==> inputs of build 77 <==
## cache
module cache(
    clk,
    proc_reset,
    proc_read,
    proc_write,
    proc_addr,
    proc_wdata,
    proc_stall,
    proc_rdata,
    mem_read,
    mem_write,
    mem_addr,
    mem_rdata,
    mem_wdata,
    mem_ready
);
clock: 4.83 ns
lec_check: 0
cap_margin: 30
cell_pad_in_sites_detail_placement: 0
cell_pad_in_sites_global_placement: 0
core_margin: 2
core_utilization: 70
cts_cluster_diameter: 360
cts_cluster_size: 16
gpl_routability_driven: 1
place_density: 0.64
setup_slack_margin: 0.72
slew_margin: 20
tns_end_percent: 55
run.sh (not shown) runs the stock make flow with config.mk's settings and CLKGATE_MAP_FILE=.
==> build 58 (differences from build 77) <==
CAP_MARGIN = 20   (was 30)
CELL_PAD_IN_SITES_DETAIL_PLACEMENT = unset   (was 0)
CELL_PAD_IN_SITES_GLOBAL_PLACEMENT = unset   (was 0)
CORE_UTILIZATION = 30   (was 70)
CTS_CLUSTER_DIAMETER = unset   (was 360)
CTS_CLUSTER_SIZE = unset   (was 16)
GPL_ROUTABILITY_DRIVEN = unset   (was 1)
PLACE_DENSITY = 0.5   (was 0.64)
SETUP_SLACK_MARGIN = unset   (was 0.72)
TNS_END_PERCENT = unset   (was 55)
==> flow/constraint.sdc (replaced) <==
create_clock -name core_clock -period 8.69 [get_ports {clk}]
set_input_delay 1.7380 -clock core_clock [delete_from_list [all_inputs] [get_ports {clk}]]
set_output_delay 1.7380 -clock core_clock [all_outputs]
set_load 0.01 [all_outputs]
==> notes <==
Build 58 passed the timing, design-rule and antenna checks. Build 77 produced a layout that fails on setup timing. Combinational power: build 77 is larger than build 58 (130%). In build 58 the register-to-register slack is higher than in build 77, by 3.7 ns. Of build 58 and build 77, build 77 has the higher global-route usage (gap 30 points). Against build 58, the clock power of build 77 is higher by 9.1%. Between build 58 and build 77, the lower sequential power is in build 58 (gap about 47%, measured against build 77). Against build 58, the final cell count of build 77 is lower by about 12%. Of build 58 and build 77, build 77 has the higher total power (gap about 44%, measured against build 77).
==> figures <==
                                                              build 58         build 77
Run status                                    timing/DRC/antenna clean  failed layout checks
Reasons for failing layout checks                                    -     setup timing
Part of the total power dissipated in the clock network          26.9%            16.5%
Worst Hold Path EP                                            valid[7]      block_6[16]
TritonCTS Buffers                                                  148               87
Clk pin slew, worst setup/hold paths                           0.06 ns          0.07 ns
Slowest Stage Delay on Critical Path                           0.67 ns          0.37 ns
Total negative slack                                              0 ns        -1.342 ns
Final worst-path setup slack                                 0.9205 ns       -0.1210 ns
Fraction of area in clock buffers and inverters                 6.933%           2.970%
Count of plain and timing-repair buffers                           540            1,280
Termination of the worst setup path                      proc_rdata[7]   proc_rdata[12]
Hold_ws                                                      0.4691 ns        0.4853 ns
Seq group                                                      9.71 mW          18.2 mW
Final GP Congestion                                             0.8711            1.030
Met2 Use GR                                                     37.49%           74.39%

---

==> inputs of tundra <==
Starting RTL as in the previous note.
export LEC_CHECK = 0
export CAP_MARGIN = 30
export CELL_PAD_IN_SITES_DETAIL_PLACEMENT = 0
export CELL_PAD_IN_SITES_GLOBAL_PLACEMENT = 0
export CORE_MARGIN = 2
export CORE_UTILIZATION = 64
export CTS_CLUSTER_DIAMETER = 136
export CTS_CLUSTER_SIZE = 16
export GPL_ROUTABILITY_DRIVEN = 1
export PLACE_DENSITY_LB_ADDON = 0.08
export SETUP_SLACK_MARGIN = 0.72
export SLEW_MARGIN = 20
export TNS_END_PERCENT = 55
create_clock -name core_clock -period 5.06 [get_ports {clk}]
==> inputs of indigo, as changes to tundra <==
CAP_MARGIN = 20   (was 30)
CELL_PAD_IN_SITES_DETAIL_PLACEMENT = not set   (was 0)
CELL_PAD_IN_SITES_GLOBAL_PLACEMENT = not set   (was 0)
CORE_UTILIZATION = 45   (was 64)
CTS_CLUSTER_DIAMETER = not set   (was 136)
CTS_CLUSTER_SIZE = not set   (was 16)
GPL_ROUTABILITY_DRIVEN = not set   (was 1)
PLACE_DENSITY = 0.5   (was not set)
PLACE_DENSITY_LB_ADDON = not set   (was 0.08)
SETUP_SLACK_MARGIN = not set   (was 0.72)
TNS_END_PERCENT = 5   (was 55)
==> results <==
In indigo the sequential share of layout area is lower than in tundra, by 0.64 points.
Synthesized cell count is the same in tundra and indigo.
In indigo the register-to-register slack is lower than in tundra, by 0.07 ns.
Against indigo, the fmax of tundra is higher by 1.8%.
tundra produced a layout that fails on negative setup slack. indigo finished with negative setup slack left.
Of tundra and indigo, indigo has the higher design area (gap 1.6%, measured against indigo).
First-iteration DRC count: tundra is higher than indigo (about 46%).
Final cell count: tundra is lower than indigo (7.5%).
Against indigo, the hold slack of tundra is higher by 0.0091 ns.
==> figures <==
                                                                              indigo                    tundra
# placed instances                                                              7,491                     6,962
Detailed-route wire length                                                 244,000 um                232,000 um
Met2 track demand over resource in global routing                               53.7%                     66.4%
Total number of warnings across the stage logs                                     34                        39
Half-perimeter wire length of the detailed placement result                171,000 um                148,000 um
Minimum setup slack after placement                                         -0.381 ns                 -0.428 ns
Ratio of layout area to synthesized area                                       1.265x                    1.245x
Met1 track utilization from global routing                                      51.7%                     61.4%
Share of the clock period used by the worst path                                 103%                      102%
Worst setup path endpoint                                              proc_rdata[24]            proc_rdata[28]
Worst reg2reg startpoint                                        tag_2[12]$_DFFE_PP0P_      tag_3[0]$_DFFE_PP0P_
Achievable clock frequency                                                  0.191 GHz                 0.195 GHz
Status                                                       finished with violations  finished with violations
Layout check failures                                            negative setup slack      negative setup slack
Detailed Routing Iterations Pass 1                                                  5                         6
Routed wire per std cell                                                      31.4 um                   32.3 um
Vias in the first global route                                                  47.1k                     49.6k
Net switching share of the total power                                          33.9%                     35.7%
Setup bufs post-CTS                                                                 0                        47

---

==> violet <==
Starting RTL as in the previous note.
==> flow/config.mk <==
export PLATFORM = sky130hd
export DESIGN_NAME = cache
export DESIGN_NICKNAME = cache
export VERILOG_FILES = /design/flow/design.v
export SDC_FILE = /design/flow/constraint.sdc
export NUM_CORES = 4
export LEC_CHECK = 0
export CAP_MARGIN = 20
export CORE_MARGIN = 2
export CORE_UTILIZATION = 30
export PLACE_DENSITY = 0.5
export SLEW_MARGIN = 20
==> flow/constraint.sdc <==
create_clock -name core_clock -period 8.52 [get_ports {clk}]
set_input_delay 1.7040 -clock core_clock [delete_from_list [all_inputs] [get_ports {clk}]]
set_output_delay 1.7040 -clock core_clock [all_outputs]
set_load 0.01 [all_outputs]
==> inputs of onyx, as changes to violet <==
--- a/flow/config.mk
+++ b/flow/config.mk
@@ -8,5 +8,5 @@
 export CAP_MARGIN = 20
 export CORE_MARGIN = 2
-export CORE_UTILIZATION = 30
+export CORE_UTILIZATION = 16
 export PLACE_DENSITY = 0.5
 export SLEW_MARGIN = 20
==> flow/constraint.sdc (replaced) <==
create_clock -name core_clock -period 14.0 [get_ports {clk}]
set_input_delay 2.8000 -clock core_clock [delete_from_list [all_inputs] [get_ports {clk}]]
set_output_delay 2.8000 -clock core_clock [all_outputs]
set_load 0.01 [all_outputs]
==> inputs of juniper, as changes to violet <==
==> flow/config.mk (replaced) <==
export PLATFORM = sky130hd
export DESIGN_NAME = cache
export DESIGN_NICKNAME = cache
export VERILOG_FILES = /design/flow/design.v
export SDC_FILE = /design/flow/constraint.sdc
export NUM_CORES = 4
export LEC_CHECK = 0
export ABC_AREA = 0
export CAP_MARGIN = 0
export CELL_PAD_IN_SITES_DETAIL_PLACEMENT = 2
export CORE_ASPECT_RATIO = 1.1
export CORE_MARGIN = 2
export CORE_UTILIZATION = 40
export CTS_CLUSTER_DIAMETER = 354
export GPL_TIMING_DRIVEN = 0
export HOLD_SLACK_MARGIN = 0.07
export PLACE_DENSITY = 0.37
export SLEW_MARGIN = 25
==> flow/constraint.sdc (replaced) <==
create_clock -name core_clock -period 10.0 [get_ports {clk}]
set_input_delay 2.0000 -clock core_clock [delete_from_list [all_inputs] [get_ports {clk}]]
set_output_delay 2.0000 -clock core_clock [all_outputs]
set_load 0.01 [all_outputs]
==> results <==
Run status: onyx complete, no violations; violet complete, no violations; juniper finished with violations
Layout check failures: onyx -; violet -; juniper setup timing
Area added between synthesis and finish: onyx 23.8%; violet 19.5%; juniper 22.6%
Standard-cell rows: onyx 226; violet 165; juniper 150
Power in sequential cells: onyx 6.04 mW; violet 9.91 mW; juniper 8.58 mW
Count of vias placed by the detailed router: onyx 44.5k; violet 44.2k; juniper 51.2k
Met2 wire len: onyx 117 mm; violet 112 mm; juniper 149 mm
Die height: onyx 620 um; violet 454 um; juniper 413 um
Worst path required time: onyx 11.20 ns; violet 6.82 ns; juniper 8.00 ns
Number of clock buffers in the layout: onyx 210; violet 225; juniper 213
Pwr per Cell Area: onyx 199 nW/um^2; violet 335 nW/um^2; juniper 290 nW/um^2
Met3 WL: onyx 17.9 mm; violet 13.0 mm; juniper 34.8 mm
Hold path start: onyx valid[6]$_DFFE_PP0P_; violet valid[7]$_DFFE_PP0P_; juniper valid[2]$_DFFE_PP0P_
Power spent charging and discharging nets: onyx 5.18 mW; violet 8.31 mW; juniper 7.97 mW
Antenna cells: onyx 49; violet 7; juniper 35
Initial detailed-routing violation count: onyx 3678; violet 3679; juniper 5631
Setup-violating endpoint count in the final report: onyx 0; violet 0; juniper 12
Total negative slack for setup checks: onyx 0 ns; violet 0 ns; juniper -1.44 ns
Proportion of total power due to net switching: onyx 0.346; violet 0.341; juniper 0.369
Final core occ: onyx 0.199; violet 0.360; juniper 0.492
Post-placement cell count: onyx 10.2k; violet 7865; juniper 7530
Number of buffers on the longest clock path: onyx 4; violet 3; juniper 3
Aggregate routed wire length: onyx 264 mm; violet 246 mm; juniper 349 mm
Worst setup slack for register-to-register paths: onyx 8.47 ns; violet 3.92 ns; juniper 5.12 ns
Area post-placement: onyx 70200 um^2; violet 67600 um^2; juniper 69700 um^2
Crit path buffers/inverters: onyx 4; violet 4; juniper 8
Die width: onyx 620 um; violet 454 um; juniper 376 um
Power figures rest on the tool's default switching activity, not on a simulated workload.
